==> inputs of 07-11 <==
==> flow/design.v <==
module aluDesign#(parameter W = 8, N = 4) (clk,rst,CE,MODE,CIN,INP_VALID,CMD,OPA,OPB, ERR,OV,COUT,G,L,E, RES);
    input clk,rst,CE,MODE,CIN;
    input [1:0] INP_VALID;
    input [N-1:0] CMD;
    input [W-1:0] OPA,OPB;
    output reg ERR,OV,COUT,G,L,E;
        output reg [2*W-1:0] RES;
        reg [2*W-1:0] res_comb;
    parameter INV_INP = 2'b00, OPA_VALID = 2'b01, OPB_VALID = 2'b10, OPA_AND_OPB_VALID = 2'b11;
    parameter SHIFT_W = $clog2(W);
    reg [W-1:0] opa_r,opb_r;
    reg [N-1:0] cmd_r;
    reg [1:0] valid_r;
    reg mode_r,cin_r;
    reg cout_comb,ov_comb,g_comb,l_comb,e_comb,err_comb;
    always@(posedge clk,posedge rst) begin
        if(rst) begin
            opa_r <= 0;
            opb_r <= 0;
            cmd_r <= 0;
            valid_r <= 0;
            cin_r <= 0;
            mode_r <= 0;
        end
        else if(CE) begin
            opa_r <= OPA;
            opb_r <= OPB;
            cmd_r <= CMD;
            valid_r <= INP_VALID;
            cin_r <= CIN;
            mode_r <= MODE;
       end
    end
    always@(*) begin
        if(CE) begin
            res_comb = 0;
            err_comb = 0;
            cout_comb = 0;
            ov_comb = 0;
            g_comb = 0;
            l_comb = 0;
            e_comb = 0;
            if(mode_r == 1) begin
                case(valid_r)
                    INV_INP : begin
                        res_comb = 0;
                        err_comb = 1;
                    end
                    OPA_VALID : begin
                        case(cmd_r)
                            4'b0100 : begin
                                res_comb = opa_r + 1;
                                cout_comb = res_comb[W];
                            end
                           4'b0101 : begin
                               res_comb = opa_r - 1;
                               ov_comb = res_comb[W];
                            end
                            default : err_comb = 1;
                        endcase
                    end
                    OPB_VALID : begin
                        case(cmd_r)
                            4'b0110 : begin
                                res_comb = opb_r + 1;
                                cout_comb = res_comb[W];
                            end
                            4'b0111 : begin
                                res_comb = opb_r - 1;
                                ov_comb = res_comb[W];
                            end
                            default : err_comb = 1;
                        endcase
                    end
                    OPA_AND_OPB_VALID : begin
                        case(cmd_r)
                            4'b0000 : begin
                                res_comb = opa_r + opb_r;
                                cout_comb = res_comb[W];
                            end
                            4'b0001 : begin
                                res_comb = opa_r - opb_r;
                                ov_comb = res_comb[W];
                            end
                            4'b0010 : begin
                                res_comb = opa_r + opb_r + cin_r;
                                cout_comb = res_comb[W];
                            end
                            4'b0011 : begin
                                res_comb = opa_r - opb_r - cin_r;
                                ov_comb = res_comb[W];
                            end
                            4'b1000 : begin
                                g_comb  = (opa_r > opb_r) ? 1:0;
                                l_comb = (opa_r < opb_r) ? 1:0;
                                e_comb = (opa_r == opb_r) ? 1:0;
                            end
                            4'b1001 : begin
                                res_comb = (opa_r + 1) * (opb_r + 1);
                            end
                            4'b1010 : begin
                                res_comb = (opa_r<<1) * (opb_r);
                            end
                            4'b1011 : begin
                                res_comb = $signed(opa_r) + $signed(opb_r);
                                ov_comb = (($signed(opa_r) > 0) && ($signed(opb_r) > 0) && ($signed(res_comb[W-1:0])<=0) || ($signed(opa_r) < 0) && ($signed(opb_r) < 0) && ($signed(res_comb[W-1:0]) >= 0));
                                g_comb  = ($signed(opa_r) > $signed(opb_r)) ? 1:0;
                                l_comb = ($signed(opa_r) < $signed(opb_r)) ? 1:0;
                                e_comb = ($signed(opa_r) == $signed(opb_r)) ? 1:0;
                            end
                            4'b1100 : begin
                                res_comb = $signed(opa_r) - $signed(opb_r);
                                ov_comb = (($signed(opa_r) > 0) && ($signed(opb_r) < 0) && ($signed(res_comb[W-1:0]) <= 0) || ($signed(opa_r) < 0) && ($signed(opb_r) > 0) && ($signed(res_comb[W-1:0]) >= 0));
                                g_comb  = ($signed(opa_r) > $signed(opb_r)) ? 1:0;
                                l_comb = ($signed(opa_r) < $signed(opb_r)) ? 1:0;
                                e_comb = ($signed(opa_r) == $signed(opb_r)) ? 1:0;
                            end
                            default : err_comb = 1;
                        endcase
                    end
                    default : err_comb = 1;
                endcase
            end
            else begin
                case(valid_r)
                    INV_INP : begin
                        res_comb = 0;
                        err_comb = 1;
                    end
                    OPA_VALID : begin
                        case(cmd_r)
                            4'b0110 : begin
                                res_comb = ~(opa_r);
                                res_comb[2*W-1 : 8] = 0;
                            end
                            4'b1000 : begin
                                res_comb = opa_r >> 1;
                            end
                            4'b1001 : begin
                                res_comb = opa_r << 1;
                            end
                            default : err_comb = 1;
                        endcase
                    end
                    OPB_VALID : begin
                        case(cmd_r)
                            4'b0111 : begin
                                res_comb = ~(opb_r);
                                res_comb[2*W-1 : 8] = 0;
                            end
                            4'b1010 : begin
                                res_comb = opb_r >> 1;
                            end
                            4'b1011 : begin
                                res_comb = opb_r << 1;
                            end
                            default : err_comb = 1;
                        endcase
                    end
                    OPA_AND_OPB_VALID : begin
                        case(cmd_r)
                            4'b0000 : begin
                                res_comb = opa_r & opb_r;
                            end
                            4'b0001 : begin
                                res_comb = ~(opa_r & opb_r);
                                res_comb[2*W-1 : 8] = 0;
                            end
                            4'b0010 : begin
                                res_comb = opa_r | opb_r;
                            end
                            4'b0011 : begin
                                res_comb = ~(opa_r | opb_r);
                                res_comb[2*W-1 : 8] = 0;
                            end
                            4'b0100 : begin
                                res_comb = opa_r ^ opb_r;
                            end
                            4'b0101 : begin
                                res_comb = ~(opa_r ^ opb_r);
                                res_comb[2*W-1 : 8] = 0;
                            end
                            4'b1100 : begin
                                if( |(opb_r[(W-1) : (SHIFT_W+1)])) begin
                                    err_comb = 1;
                                    res_comb = 0;
                                end
                                else
                                    res_comb = (opa_r << (opb_r[SHIFT_W-1:0])) | opa_r >> (W - (opb_r[SHIFT_W-1:0]));
                                    res_comb[2*W-1 : 8] = 0;
                            end
                            4'b1101 : begin
                                if( |(opb_r[(W-1) : (SHIFT_W+1)])) begin
                                    res_comb = 0;
                                    err_comb = 1;
                                end
                                else
                                    res_comb = (opa_r >> opb_r[SHIFT_W-1:0]) | opa_r << (W - opb_r[SHIFT_W-1:0]);
                                    res_comb[2*W-1 : 8] = 0;
                            end
                            default : err_comb = 1;
                        endcase
                    end
                    default : err_comb = 1;
                endcase
            end
        end
        else begin
           res_comb = 0;
           err_comb = 0;
           cout_comb = 0;
           ov_comb = 0;
           g_comb = 0;
           l_comb = 0;
           e_comb = 0;
        end
    end
    always@(posedge clk, posedge rst) begin
        if(rst) begin
            RES <= 0;
            COUT <= 0;
            OV <= 0;
            G <= 0;
            L <= 0;
            E <= 0;
            ERR  <= 0;
        end
        else if(CE) begin
            RES <= res_comb;
                COUT <= cout_comb;
                OV <= ov_comb;
                G <= g_comb;
                L <= l_comb;
                E <= e_comb;
                ERR  <= err_comb;
        end
    end
endmodule
==> flow/run.sh <==
#!/bin/bash
# the make line also repeats each setting of config.mk as NAME=value (left out here)
make -C /OpenROAD-flow-scripts/flow DESIGN_CONFIG=/design/flow/config.mk WORK_HOME=/design/flow/orfs CLKGATE_MAP_FILE= finish
==> flow/config.mk <==
export PLATFORM = sky130hd
export DESIGN_NAME = aluDesign
export DESIGN_NICKNAME = aluDesign
export VERILOG_FILES = /design/flow/design.v
export SDC_FILE = /design/flow/constraint.sdc
export NUM_CORES = 4
export LEC_CHECK = 0
export CAP_MARGIN = 20
export CELL_PAD_IN_SITES_DETAIL_PLACEMENT = 2
export CORE_MARGIN = 2
export CORE_UTILIZATION = 18
export CTS_CLUSTER_SIZE = 53
export GPL_ROUTABILITY_DRIVEN = 0
export PLACE_DENSITY_LB_ADDON = 0.25
export SLEW_MARGIN = 40
==> flow/constraint.sdc <==
create_clock -name core_clock -period 6.0 [get_ports {clk}]
set_input_delay 1.2000 -clock core_clock [delete_from_list [all_inputs] [get_ports {clk}]]
set_output_delay 1.2000 -clock core_clock [all_outputs]
set_load 0.01 [all_outputs]
==> 04-03 (differences from 07-11) <==
==> flow/config.mk (replaced) <==
export PLATFORM = sky130hd
export DESIGN_NAME = aluDesign
export DESIGN_NICKNAME = aluDesign
export VERILOG_FILES = /design/flow/design.v
export SDC_FILE = /design/flow/constraint.sdc
export NUM_CORES = 4
export LEC_CHECK = 0
export CAP_MARGIN = 20
export CORE_MARGIN = 2
export CORE_UTILIZATION = 40
export GPL_TIMING_DRIVEN = 0
export HOLD_SLACK_MARGIN = 0.21
export SLEW_MARGIN = 35
==> 08-16 (differences from 07-11) <==
==> flow/config.mk (replaced) <==
export PLATFORM = sky130hd
export DESIGN_NAME = aluDesign
export DESIGN_NICKNAME = aluDesign
export VERILOG_FILES = /design/flow/design.v
export SDC_FILE = /design/flow/constraint.sdc
export NUM_CORES = 4
export LEC_CHECK = 0
export CAP_MARGIN = 40
export CELL_PAD_IN_SITES_DETAIL_PLACEMENT = 2
export CORE_MARGIN = 2
export CORE_UTILIZATION = 34
export CTS_CLUSTER_DIAMETER = 177
export CTS_CLUSTER_SIZE = 56
export GPL_ROUTABILITY_DRIVEN = 1
export GPL_TIMING_DRIVEN = 0
export PLACE_DENSITY_LB_ADDON = 0.19
export SLEW_MARGIN = 40
export TNS_END_PERCENT = 5
==> flow/constraint.sdc (replaced) <==
create_clock -name core_clock -period 4.34 [get_ports {clk}]
set_input_delay 0.8680 -clock core_clock [delete_from_list [all_inputs] [get_ports {clk}]]
set_output_delay 0.8680 -clock core_clock [all_outputs]
set_load 0.01 [all_outputs]
==> 11-14 (differences from 07-11) <==
==> flow/config.mk (replaced) <==
export PLATFORM = sky130hd
export DESIGN_NAME = aluDesign
export DESIGN_NICKNAME = aluDesign
export VERILOG_FILES = /design/flow/design.v
export SDC_FILE = /design/flow/constraint.sdc
export NUM_CORES = 4
export LEC_CHECK = 0
export CAP_MARGIN = 20
export CELL_PAD_IN_SITES_DETAIL_PLACEMENT = 0
export CORE_MARGIN = 2
export CORE_UTILIZATION = 55
export CTS_CLUSTER_DIAMETER = 267
export CTS_CLUSTER_SIZE = 95
export GPL_ROUTABILITY_DRIVEN = 1
export GPL_TIMING_DRIVEN = 1
export MAX_ROUTING_LAYER = met4
export PLACE_DENSITY = 0.38
export SETUP_SLACK_MARGIN = 0.58
export SLEW_MARGIN = 40
export TNS_END_PERCENT = 20
==> flow/constraint.sdc (replaced) <==
create_clock -name core_clock -period 10.3 [get_ports {clk}]
set_input_delay 2.0600 -clock core_clock [delete_from_list [all_inputs] [get_ports {clk}]]
set_output_delay 2.0600 -clock core_clock [all_outputs]
set_load 0.01 [all_outputs]
==> results <==
04-03 completed with no timing, DRC or antenna violations. 07-11 produced a clean layout. 08-16 produced a layout that fails on negative setup slack. 11-14 finished with timing, DRC and antenna clean. Cell count, highest first: 07-11, 08-16, 04-03, 11-14. The highest clock skew belongs to 07-11, the lowest to 04-03. Between 04-03 and 08-16, the lower combinational power is in 04-03 (gap 45%, measured against 08-16). Setup slack: 08-16 < 04-03 < 07-11 < 11-14. Die area: 07-11 > 08-16 > 04-03 > 11-14. In flip-flop count, 04-03 and 11-14 do not differ.
Power is estimated from default activity; no workload was simulated.
